==> inputs of run a <==
==> flow/design.v (excerpt) <==
module IOTDF( clk, rst, in_en, iot_in, fn_sel, busy, valid, iot_out);
input          clk;
input          rst;
input          in_en;
input  [7:0]   iot_in;
input  [2:0]   fn_sel;
output         busy;
output         valid;
output [127:0] iot_out;
localparam DES_ENCRYPT = 3'b001;
localparam DES_DECRYPT = 3'b010;
localparam CRC_GEN     = 3'b011;
localparam SORT        = 3'b100;
localparam IDLE    = 2'd0;
localparam LOAD    = 2'd1;
(* fsm_encoding = "auto" *) reg [1:0]   current_state, next_state;
reg [3:0]   load_cnt, load_cnt_next;
reg         load_sel, load_sel_next;
reg [127:0] data_buf0, data_buf0_next;
reg [127:0] data_buf1, data_buf1_next;
reg [1:0]   buffer_full, buffer_full_next;
reg         compute_sel, compute_sel_next;
reg         compute_active, compute_active_next;
reg         busy_reg, busy_reg_next;
reg [127:0] result_reg, result_reg_next;
reg         valid_reg, valid_reg_next;
reg         des_start_reg, des_start_reg_next;
reg         crc_sort_start_reg, crc_sort_start_reg_next;
reg         des_en_reg, des_en_reg_next;
reg         crc_sort_en_reg, crc_sort_en_reg_next;
(* synopsys_clock_gating = "true" *) wire enable;
function automatic [127:0] write_byte;
    input [127:0] word_in;
    input [3:0]  byte_idx;
    input [7:0]  byte_value;
    begin
        write_byte = word_in;
        case (byte_idx)
            4'd0:  write_byte[7:0]       = byte_value;
            4'd1:  write_byte[15:8]      = byte_value;
            4'd2:  write_byte[23:16]     = byte_value;
            4'd3:  write_byte[31:24]     = byte_value;
            4'd4:  write_byte[39:32]     = byte_value;
            4'd5:  write_byte[47:40]     = byte_value;
            4'd6:  write_byte[55:48]     = byte_value;
            4'd7:  write_byte[63:56]     = byte_value;
            4'd8:  write_byte[71:64]     = byte_value;
            4'd9:  write_byte[79:72]     = byte_value;
            4'd10: write_byte[87:80]     = byte_value;
            4'd11: write_byte[95:88]     = byte_value;
            4'd12: write_byte[103:96]    = byte_value;
            4'd13: write_byte[111:104]   = byte_value;
            4'd14: write_byte[119:112]   = byte_value;
            4'd15: write_byte[127:120]   = byte_value;
            default: write_byte = word_in;
  ...
export LEC_CHECK = 0
export ABC_AREA = 0
export CAP_MARGIN = 35
export CORE_MARGIN = 4
export CORE_UTILIZATION = 25
export GPL_ROUTABILITY_DRIVEN = 0
export MAX_ROUTING_LAYER = met5
export MIN_ROUTING_LAYER = met1
export PLACE_DENSITY_LB_ADDON = 0.26
export SETUP_SLACK_MARGIN = 0.08
export SLEW_MARGIN = 20
export TNS_END_PERCENT = 20
create_clock -name core_clock -period 3.71 [get_ports {clk}]
run.sh (not shown) runs the stock make flow with config.mk's settings and CLKGATE_MAP_FILE=.
==> run b (differences from run a) <==
Settings changed: ABC_AREA 0 to default, CAP_MARGIN 35 to 15, CORE_MARGIN 4 to 2, CORE_UTILIZATION 25 to 45, GPL_ROUTABILITY_DRIVEN 0 to default, MAX_ROUTING_LAYER met5 to default, MIN_ROUTING_LAYER met1 to default, PLACE_DENSITY_LB_ADDON 0.26 to default, SETUP_SLACK_MARGIN 0.08 to default, TNS_END_PERCENT 20 to default.
==> flow/constraint.sdc (replaced) <==
create_clock -name core_clock -period 5.0 [get_ports {clk}]
set_input_delay 1.0000 -clock core_clock [delete_from_list [all_inputs] [get_ports {clk}]]
set_output_delay 1.0000 -clock core_clock [all_outputs]
set_load 0.01 [all_outputs]
==> results <==
| item | run a | run b |
|---|---|---|
| Post-placement setup slack | 277 ps | 1090 ps |
| Slowest stage delay, CP | 480 ps | 780 ps |
| Overall die height | 453 um | 335 um |
| GRT Util Overall | 19.5% | 32.1% |
| Placed cell count | 8262 | 6842 |
| Clock Network Area Fraction | 6.07% | 5.90% |
| Fp util | 25.2% | 45.4% |
| Status | finished clean | finished clean |
| Worst path buffer plus inverter count | 2 | 3 |
| Share of the clock period used by the worst path | 88.0% | 80.6% |
| Number of inserted filler cells in the final layout | 20774 | 10191 |
| End point of the critical path | des_inst.r_reg[20]$_DFFE_PP0P_ | crc_sort_inst.sort_inst.sort_array[4][4]$_DFFE_PP0P_ |
| Core footprint | 196000 um^2 | 109000 um^2 |
| Clock Power Share | 31.6% | 31.1% |
| CP Max Fanout | 14 | 39 |
| Shortest clock period the worst path allows after layout | 3260 ps | 4030 ps |
| Cell depth of the worst flop-to-flop path | 9 | 8 |
| Sequential share of cell area | 36.8% | 39.2% |
| Origin of the worst setup path | des_inst.current_subkey_reg[7]$_DFFE_PP0P_ | crc_sort_inst.sort_inst.state[2]$_DFF_PP0_ |
| Proportion of power drawn by combinational gates | 32.2% | 30.2% |
| Drt initial violations | 4524 | 5338 |
| Maximum clock skew at final layout | 82.8 ps | 31.3 ps |
| Row cnt | 162 | 121 |
| Type of the most critical hold path | in2async | reg2reg |
| Skew-Pair Late Insertion Delay | 770 ps | 710 ps |
| Share of power burned in registers | 36.2% | 38.7% |
| Multi-input logic area | 25400 um^2 | 25400 um^2 |

---

==> inputs of build 97 <==
Starting RTL as in the previous note.
make LEC_CHECK=0 CAP_MARGIN=35 CORE_MARGIN=2 CORE_UTILIZATION=34 GPL_ROUTABILITY_DRIVEN=0 PLACE_DENSITY_LB_ADDON=0.18 SLEW_MARGIN=20 finish   # period 4.87 ns
==> inputs of trial 81, as changes to build 97 <==
--- a/flow/config.mk
+++ b/flow/config.mk
@@ -7,7 +7,7 @@
 export LEC_CHECK = 0
-export CAP_MARGIN = 35
+export ABC_AREA = 1
+export CAP_MARGIN = 20
 export CORE_MARGIN = 2
-export CORE_UTILIZATION = 34
-export GPL_ROUTABILITY_DRIVEN = 0
-export PLACE_DENSITY_LB_ADDON = 0.18
+export CORE_UTILIZATION = 72
+export PLACE_DENSITY_LB_ADDON = 0.02
 export SLEW_MARGIN = 20
==> flow/constraint.sdc (replaced) <==
create_clock -name core_clock -period 3.93 [get_ports {clk}]
set_input_delay 0.7860 -clock core_clock [delete_from_list [all_inputs] [get_ports {clk}]]
set_output_delay 0.7860 -clock core_clock [all_outputs]
set_load 0.01 [all_outputs]
==> inputs of build 67, as changes to build 97 <==
--- a/flow/config.mk
+++ b/flow/config.mk
@@ -7,7 +7,5 @@
 export LEC_CHECK = 0
-export CAP_MARGIN = 35
+export CAP_MARGIN = 20
 export CORE_MARGIN = 2
-export CORE_UTILIZATION = 34
-export GPL_ROUTABILITY_DRIVEN = 0
-export PLACE_DENSITY_LB_ADDON = 0.18
+export CORE_UTILIZATION = 52
 export SLEW_MARGIN = 20
==> flow/constraint.sdc (replaced) <==
create_clock -name core_clock -period 4.18 [get_ports {clk}]
set_input_delay 0.8360 -clock core_clock [delete_from_list [all_inputs] [get_ports {clk}]]
set_output_delay 0.8360 -clock core_clock [all_outputs]
set_load 0.01 [all_outputs]
==> notes <==
Critical path depth, highest first: trial 81, build 67, build 97.
Setup slack, lowest first: trial 81, build 67, build 97.
Between build 67 and trial 81, the lower cell count is in build 67 (gap about 12%, measured against trial 81).
Against build 67, the via count of build 97 is lower by 1.8%.
Total power, highest first: trial 81, build 67, build 97.
In trial 81 the area after synthesis is higher than in build 67, by about 3%.
Die area: build 97 > build 67 > trial 81.
First-iteration DRC count, highest first: trial 81, build 67, build 97.
In build 97 the count of clock-buffer cells in the layout is higher than in build 67, by 3.
Of build 67 and build 97, build 67 has the higher sequential power (gap about 20%, measured against build 97).

---

==> v7: inputs <==
Starting RTL as in the previous note.
clock: 2.57 ns
lec_check: 0
abc_area: 1
cap_margin: 20
core_margin: 4
core_utilization: 58
gpl_routability_driven: 0
max_routing_layer: met5
min_routing_layer: met1
setup_slack_margin: 0.08
slew_margin: 20
tns_end_percent: 20
==> inputs of v37, as changes to v7 <==
ABC_AREA = default   (was 1)
CORE_MARGIN = 2   (was 4)
CORE_UTILIZATION = 59   (was 58)
CTS_CLUSTER_SIZE = 99   (was default)
GPL_ROUTABILITY_DRIVEN = default   (was 0)
MAX_ROUTING_LAYER = default   (was met5)
MIN_ROUTING_LAYER = default   (was met1)
SETUP_SLACK_MARGIN = default   (was 0.08)
TNS_END_PERCENT = default   (was 20)
==> flow/constraint.sdc (replaced) <==
create_clock -name core_clock -period 4.88 [get_ports {clk}]
set_input_delay 0.9760 -clock core_clock [delete_from_list [all_inputs] [get_ports {clk}]]
set_output_delay 0.9760 -clock core_clock [all_outputs]
set_load 0.01 [all_outputs]
==> inputs of v39, as changes to v7 <==
ABC_AREA = default   (was 1)
CORE_MARGIN = 2   (was 4)
CORE_UTILIZATION = 66   (was 58)
GPL_ROUTABILITY_DRIVEN = default   (was 0)
MAX_ROUTING_LAYER = met4   (was met5)
MIN_ROUTING_LAYER = default   (was met1)
SETUP_SLACK_MARGIN = default   (was 0.08)
TNS_END_PERCENT = default   (was 20)
==> flow/constraint.sdc (replaced) <==
create_clock -name core_clock -period 2.94 [get_ports {clk}]
set_input_delay 0.5880 -clock core_clock [delete_from_list [all_inputs] [get_ports {clk}]]
set_output_delay 0.5880 -clock core_clock [all_outputs]
set_load 0.01 [all_outputs]
==> inputs of v28, as changes to v7 <==
ABC_AREA = default   (was 1)
CORE_MARGIN = 2   (was 4)
CORE_UTILIZATION = 10   (was 58)
GPL_ROUTABILITY_DRIVEN = default   (was 0)
MAX_ROUTING_LAYER = default   (was met5)
MIN_ROUTING_LAYER = default   (was met1)
SETUP_SLACK_MARGIN = default   (was 0.08)
TNS_END_PERCENT = default   (was 20)
==> flow/constraint.sdc (replaced) <==
create_clock -name core_clock -period 7.94 [get_ports {clk}]
set_input_delay 1.5880 -clock core_clock [delete_from_list [all_inputs] [get_ports {clk}]]
set_output_delay 1.5880 -clock core_clock [all_outputs]
set_load 0.01 [all_outputs]
==> comparison <==
- v37 produced a clean layout. v39 completed without violations. v7 passed the timing, design-rule and antenna checks. v28 completed without violations.
- Setup slack: v28 > v37 > v39 > v7.
- In power, v7 is at 4.1 times the value of v28.
- Against v28, the non-clock buffer count of v37 is higher by 58.
- The highest via count belongs to v7, the lowest to v28.
- The lowest worst hold slack belongs to v39, the highest to v28.
==> figures <==
item                                                          v39                               v7                      v28                      v37
Status                                    complete, no violations          complete, no violations  complete, no violations  complete, no violations
Worst R2R End                                  des_inst.r_reg[12]  des_inst.current_subkey_reg[22]       des_inst.r_reg[23]       des_inst.r_reg[20]
# nets final                                                 6056                             7435                     5655                     5715
Kind of critical path                        register to register             register to register    input pin to register     register to register
Largest stage delay on the critical path                   500 ps                           650 ps                   830 ps                   570 ps
Ratio of layout area to synthesized area                  1.1726x                          1.1761x                  1.2403x                  1.1157x
Multi-input combinational cell count                         4122                             5179                     4122                     4122
Total nets after synthesis                                   5788                             7194                     5788                     5788
Met3 Resource Use GR                                       14.23%                           13.37%                   2.179%                   11.17%
Via density per instance                                    6.750                            6.202                    3.582                    6.539
WL met1                                                  68120 µm                         77260 µm                 90880 µm                 73340 µm
Power and IR drop assume default switching activity.
